==> inputs of 11-19 <==
==> flow/design.v (excerpt) <==
module color_match (
    input  wire       clk,
    input  wire       rst_n,
    input  wire [7:0] get_r,
    input  wire [7:0] get_g,
    input  wire [7:0] get_b,
    input  wire [7:0] set_r,
    input  wire [7:0] set_g,
    input  wire [7:0] set_b,
    input  wire [2:0] threshold_level,
    output wire [8:0] get_h,
    output wire [7:0] get_s,
    output wire [7:0] get_v,
    output wire [8:0] set_h,
    output wire [7:0] set_s,
    output wire [7:0] set_v,
    output wire [1:0] similar_flag
);
Settings: LEC_CHECK=0, ABC_AREA=1, CAP_MARGIN=20, CORE_ASPECT_RATIO=1.43, CORE_MARGIN=2, CORE_UTILIZATION=72, CTS_CLUSTER_SIZE=47, MAX_ROUTING_LAYER=met5, PLACE_DENSITY=0.48, SETUP_SLACK_MARGIN=3.45, SLEW_MARGIN=25, TNS_END_PERCENT=10; clock period 27.5 ns.
run.sh (not shown) runs the stock make flow with config.mk's settings and CLKGATE_MAP_FILE=.
==> inputs of 02-26, as changes to 11-19 <==
==> flow/config.mk (replaced) <==
export PLATFORM = sky130hd
export DESIGN_NAME = color_match
export DESIGN_NICKNAME = color_match
export VERILOG_FILES = /design/flow/design.v
export SDC_FILE = /design/flow/constraint.sdc
export NUM_CORES = 4
export LEC_CHECK = 0
export CAP_MARGIN = 20
export CORE_MARGIN = 2
export CORE_UTILIZATION = 72
export CTS_CLUSTER_DIAMETER = 334
export CTS_CLUSTER_SIZE = 37
export MAX_ROUTING_LAYER = met4
export SETUP_SLACK_MARGIN = 4.39
export SLEW_MARGIN = 20
==> flow/constraint.sdc (replaced) <==
create_clock -name core_clock -period 29.6 [get_ports {clk}]
set_input_delay 5.9200 -clock core_clock [delete_from_list [all_inputs] [get_ports {clk}]]
set_output_delay 5.9200 -clock core_clock [all_outputs]
set_load 0.01 [all_outputs]
==> inputs of 03-05, as changes to 11-19 <==
==> flow/config.mk (replaced) <==
export PLATFORM = sky130hd
export DESIGN_NAME = color_match
export DESIGN_NICKNAME = color_match
export VERILOG_FILES = /design/flow/design.v
export SDC_FILE = /design/flow/constraint.sdc
export NUM_CORES = 4
export LEC_CHECK = 0
export CAP_MARGIN = 20
export CORE_MARGIN = 2
export CORE_UTILIZATION = 56
export SETUP_SLACK_MARGIN = 4.39
export SLEW_MARGIN = 20
export TNS_END_PERCENT = 5
==> flow/constraint.sdc (replaced) <==
create_clock -name core_clock -period 15.1 [get_ports {clk}]
set_input_delay 3.0200 -clock core_clock [delete_from_list [all_inputs] [get_ports {clk}]]
set_output_delay 3.0200 -clock core_clock [all_outputs]
set_load 0.01 [all_outputs]
==> qor summary <==
metric                                                                                         11-19           02-26                      03-05
Path class of the lowest-slack min-delay path                                   register to register               -       register to register
Register clock-pin slew on the reported worst setup and hold paths                           0.07 ns               -                    0.08 ns
Area of placed instances                                                               0.03453 sq mm   0.03560 sq mm              0.04460 sq mm
Final Hold Viols                                                                                   0               -                          0
Die Span X                                                                             183.1 microns   218.9 microns              247.7 microns
Latency at later pin                                                                         0.47 ns               -                    0.49 ns
Least-Margin Pin Slew                                                                       1.005 ns               -                   1.107 ns
Max-cap check violation count                                                                      0               -                          0
Startpoint of the worst setup timing path                                rgb_hsv_get_inst.max_min[7]               -  rgb_hsv_get_inst.max_n[6]
Routed metal-1 wire length                                                             39650 microns               -              50050 microns
Nonclk inv count                                                                                 803               -                        316
Run status                                                          no timing/DRC/antenna violations  did not finish   finished with violations
Last stage reached                                                                                 -  global routing                          -
Layout check failures                                                                              -               -       negative setup slack
Final setup fails                                                                                  0               -                         30
Crit-path most repeated cell                                                sky130_fd_sc_hd__nand2_1               -    sky130_fd_sc_hd__o21a_1
Combinational share of cell area                                                              69.24%               -                     61.50%
Number of gates given a new drive strength after cts                                             132             245                         48
Final non-clock buffer share                                                                  8.660%               -                     23.56%
Number of distinct standard cells referenced by the synthesized netlist                           74             120                        120
Mean number of vias per cell                                                                   6.570               -                      5.881
Data arrival time at the worst-slack endpoint                                               26.25 ns               -                   26.75 ns

==> 12-22 <==
==> flow/design.v <==
module  rgb_hsv(
	input                         clk,
	input                         rst,	
	input	     [7:0]            rgb_r,
	input	     [7:0]            rgb_g,
	input	     [7:0]            rgb_b,	
	output reg [8:0] 			  hsv_h, 
	output reg [7:0] 			  hsv_s, 
	output reg [7:0] 			  hsv_v  
);
reg [7:0] top; 
reg [13:0] top_60; 
reg [2:0] rgb_se;
reg [2:0] rgb_se_n; 
reg [7:0] max; 
reg [7:0] min; 
reg [7:0] max_min; 
reg [7:0] hsv_s_m;
reg [7:0] max_n;
reg [7:0] division; 
wire r_g, r_b, g_b;
assign r_g = (rgb_r > rgb_g)? 1'b1:1'b0; 
assign r_b = (rgb_r > rgb_b)? 1'b1:1'b0; 
assign g_b = (rgb_g > rgb_b)? 1'b1:1'b0; 
always @ (posedge clk or negedge rst)
begin
	if (!rst)
	begin
		max <= 8'd0;
		min <= 8'd0;
		top <= 8'd0;
		rgb_se <= 3'b010;
	end
	else 
	begin
	case ({r_g,r_b,g_b})
	3'b000:
			begin 
			max <= rgb_b;
			min <= rgb_r;
			top <= rgb_g - rgb_r; 
			rgb_se <= 3'b000;
			end
	3'b001:
			begin 
			max <= rgb_g;
			min <= rgb_r;
			top <= rgb_b - rgb_r; 
			rgb_se <= 3'b001;
			end
	3'b011:
			begin 
			max <= rgb_g;
			min <= rgb_b;
			top <= rgb_r - rgb_b; 
			rgb_se <= 3'b011;
			end
	3'b100:
			begin 
			max <= rgb_b;
			min <= rgb_g;
			top <= rgb_r - rgb_g; 
			rgb_se <= 3'b100;
			end
	3'b110:
			begin 
			max <= rgb_r;
			min <= rgb_g;
			top <= rgb_b - rgb_g; 
			rgb_se <= 3'b110;
			end
	3'b111:
			begin 
			max <= rgb_r;
			min <= rgb_b;
			top <= rgb_g - rgb_b; 
			rgb_se <= 3'b111;
			end
	default
			begin
			max <= 8'd0;
			min <= 8'd0;
			top <= 8'd0;
			rgb_se <= 3'b010;
			end
	endcase
end
end
always @ (posedge clk or negedge rst)
begin
	if (!rst)
		begin
		top_60 <= 14'd0;
		rgb_se_n <= 3'b010;
		max_min <= 8'd0;
		max_n <= 8'd0;
		end
	else
		begin
		top_60 <= {top,6'b000000} - {top,2'b00}; 
		rgb_se_n <= rgb_se;
		max_min <= max - min;
		max_n <= max;
		end
end
always @ (*)
begin
	division = (max_min > 8'd0) ? top_60 / max_min : 8'd240; 
end
always @ (posedge clk or negedge rst)
begin
	if (!rst)
		hsv_h <= 9'd0;
	else 
	begin
	case (rgb_se_n)
	3'b000:
			hsv_h <= 9'd240 - division; 
	3'b001:
			hsv_h <= 9'd120 + division; 
	3'b011:
			hsv_h <= 9'd120 - division; 
	3'b100:
			hsv_h <= 9'd240 + division; 
	3'b110:
			hsv_h <= 9'd360 - division; 
	3'b111:
			hsv_h <= division; 
	default
			hsv_h <= 9'd0;
	endcase
end
end
always @ (*)
begin
	hsv_s_m = (max_n > 8'd0)? ((max_min == max_n) ? 8'd255 : {max_min[7:0],8'b00000000} / max_n) : 8'd0;
end
always@(posedge clk or negedge rst)
begin
	if (!rst)
      hsv_s <= 8'd0;
	else
	hsv_s <= hsv_s_m;
end
always@(posedge clk or negedge rst)
begin
  if (!rst)
  hsv_v <= 8'd0;
  else
  hsv_v <= max_n;
 end
endmodule
module HSVComparator (
    input   clk,
    input wire [8:0] hsv_get_h, hsv_get_s, hsv_get_v,
    input wire [8:0] hsv_set_h, hsv_set_s, hsv_set_v,
    input wire [2:0] threshold_level,
    output reg [1:0] similar_flag  
);
parameter THRESHOLD1_H = 60, THRESHOLD1_S = 32, THRESHOLD1_V = 32;   
parameter THRESHOLD2_H = 15, THRESHOLD2_S = 8,  THRESHOLD2_V = 8;  
parameter THRESHOLD3_H = 10, THRESHOLD3_S = 5,  THRESHOLD3_V = 5;  
parameter THRESHOLD4_H = 5,  THRESHOLD4_S = 3,  THRESHOLD4_V = 3;   
reg [8:0] h_diff, s_diff, v_diff;
function [8:0] abs_diff;
    input [8:0] a, b;
    if (a > b) begin
        abs_diff = a - b;
    end else begin
        abs_diff = b - a;
    end
endfunction
always @(posedge clk) begin
    similar_flag <= 2'b0;  
    h_diff = abs_diff(hsv_get_h, hsv_set_h);
    s_diff = abs_diff(hsv_get_s, hsv_set_s);
    v_diff = abs_diff(hsv_get_v, hsv_set_v);
    if (h_diff > 180) begin
        h_diff = 360 - h_diff;
    end
    if ({hsv_set_h,hsv_set_s,hsv_set_v} == 24'b0)begin
        similar_flag <= 2'b10;
    end
    else begin
    case(threshold_level)
        3'b000: begin  
            if (h_diff <= THRESHOLD1_H && s_diff <= THRESHOLD1_S && v_diff <= THRESHOLD1_V) begin
                similar_flag <= 2'b01;  
            end
        end
        3'b001: begin  
            if (h_diff <= THRESHOLD2_H && s_diff <= THRESHOLD2_S && v_diff <= THRESHOLD2_V) begin
                similar_flag <= 2'b01;  
            end
        end
        3'b010: begin  
            if (h_diff <= THRESHOLD3_H && s_diff <= THRESHOLD3_S && v_diff <= THRESHOLD3_V) begin
                similar_flag <= 2'b01;  
            end
        end
        3'b111: begin  
            if (h_diff <= THRESHOLD4_H && s_diff <= THRESHOLD4_S && v_diff <= THRESHOLD4_V) begin
                similar_flag <= 2'b01;  
            end
        end
        default: ;  
    endcase 
    end
end
endmodule
module color_match (
    input  wire       clk,
    input  wire       rst_n,
    input  wire [7:0] get_r,
    input  wire [7:0] get_g,
    input  wire [7:0] get_b,
    input  wire [7:0] set_r,
    input  wire [7:0] set_g,
    input  wire [7:0] set_b,
    input  wire [2:0] threshold_level,
    output wire [8:0] get_h,
    output wire [7:0] get_s,
    output wire [7:0] get_v,
    output wire [8:0] set_h,
    output wire [7:0] set_s,
    output wire [7:0] set_v,
    output wire [1:0] similar_flag
);
    rgb_hsv rgb_hsv_get_inst (
        .clk   (clk),
        .rst   (rst_n),
        .rgb_r (get_r),
        .rgb_g (get_g),
        .rgb_b (get_b),
        .hsv_h (get_h),
        .hsv_s (get_s),
        .hsv_v (get_v)
    );
    rgb_hsv rgb_hsv_set_inst (
        .clk   (clk),
        .rst   (rst_n),
        .rgb_r (set_r),
        .rgb_g (set_g),
        .rgb_b (set_b),
        .hsv_h (set_h),
        .hsv_s (set_s),
        .hsv_v (set_v)
    );
    HSVComparator HSVComparator_inst (
        .clk             (clk),
        .hsv_get_h       (get_h),
        .hsv_get_s       ({1'b0, get_s}),
        .hsv_get_v       ({1'b0, get_v}),
        .hsv_set_h       (set_h),
        .hsv_set_s       ({1'b0, set_s}),
        .hsv_set_v       ({1'b0, set_v}),
        .threshold_level (threshold_level),
        .similar_flag    (similar_flag)
    );
endmodule
==> flow/run.sh <==
#!/bin/bash
# the make line also repeats each setting of config.mk as NAME=value (left out here)
make -C /OpenROAD-flow-scripts/flow DESIGN_CONFIG=/design/flow/config.mk WORK_HOME=/design/flow/orfs CLKGATE_MAP_FILE= finish
==> flow/config.mk <==
export PLATFORM = sky130hd
export DESIGN_NAME = color_match
export DESIGN_NICKNAME = color_match
export VERILOG_FILES = /design/flow/design.v
export SDC_FILE = /design/flow/constraint.sdc
export NUM_CORES = 4
export LEC_CHECK = 0
export ABC_AREA = 1
export CAP_MARGIN = 20
export CORE_ASPECT_RATIO = 0.5
export CORE_MARGIN = 2
export CORE_UTILIZATION = 52
export CTS_CLUSTER_DIAMETER = 393
export CTS_CLUSTER_SIZE = 99
export PLACE_DENSITY = 0.6
export SETUP_SLACK_MARGIN = 4.07
export SLEW_MARGIN = 20
==> flow/constraint.sdc <==
create_clock -name core_clock -period 17.2 [get_ports {clk}]
set_input_delay 3.4400 -clock core_clock [delete_from_list [all_inputs] [get_ports {clk}]]
set_output_delay 3.4400 -clock core_clock [all_outputs]
set_load 0.01 [all_outputs]
==> inputs of 11-17, as changes to 12-22 <==
- ABC_AREA: 1 -> unset
- CORE_ASPECT_RATIO: 0.5 -> unset
- CORE_UTILIZATION: 52 -> 65
- CTS_CLUSTER_DIAMETER: 393 -> unset
- CTS_CLUSTER_SIZE: 99 -> unset
- MAX_ROUTING_LAYER: unset -> met4
- PLACE_DENSITY: 0.6 -> unset
- SETUP_SLACK_MARGIN: 4.07 -> 4.39
==> flow/constraint.sdc (replaced) <==
create_clock -name core_clock -period 29.6 [get_ports {clk}]
set_input_delay 5.9200 -clock core_clock [delete_from_list [all_inputs] [get_ports {clk}]]
set_output_delay 5.9200 -clock core_clock [all_outputs]
set_load 0.01 [all_outputs]
==> comparison table <==
metric                                                                                   11-17                                  12-22
Floorplan Core Area                                                                50400 sq um                            62900 sq um
Run status                                                    no timing/DRC/antenna violations                        failed layout checks
Reasons for failing layout checks                                                            -                   negative setup slack
Met1 Use GR                                                                              0.503                                  0.453
Count of nets after finishing                                                             5386                                   7657
# clk buffers                                                                               20                                     17
Multiplexer share of the synthesized area                                               0.0576                                0.00121
Launching instance or port of the critical path          rgb_hsv_get_inst.max_min[6]$_DFF_PN0_  rgb_hsv_get_inst.max_min[7]$_DFF_PN0_
Number of instances in the placed design                                                  5012                                   7106
Vias post-DR                                                                             37156                                  49114
Worst path slowest cell                                                 sky130_fd_sc_hd__or4_4               sky130_fd_sc_hd__dfrtp_1
Combinational Gates                                                                       3710                                   4027
Proportion of synthesized chip area in sequential cells                                  0.126                                  0.127
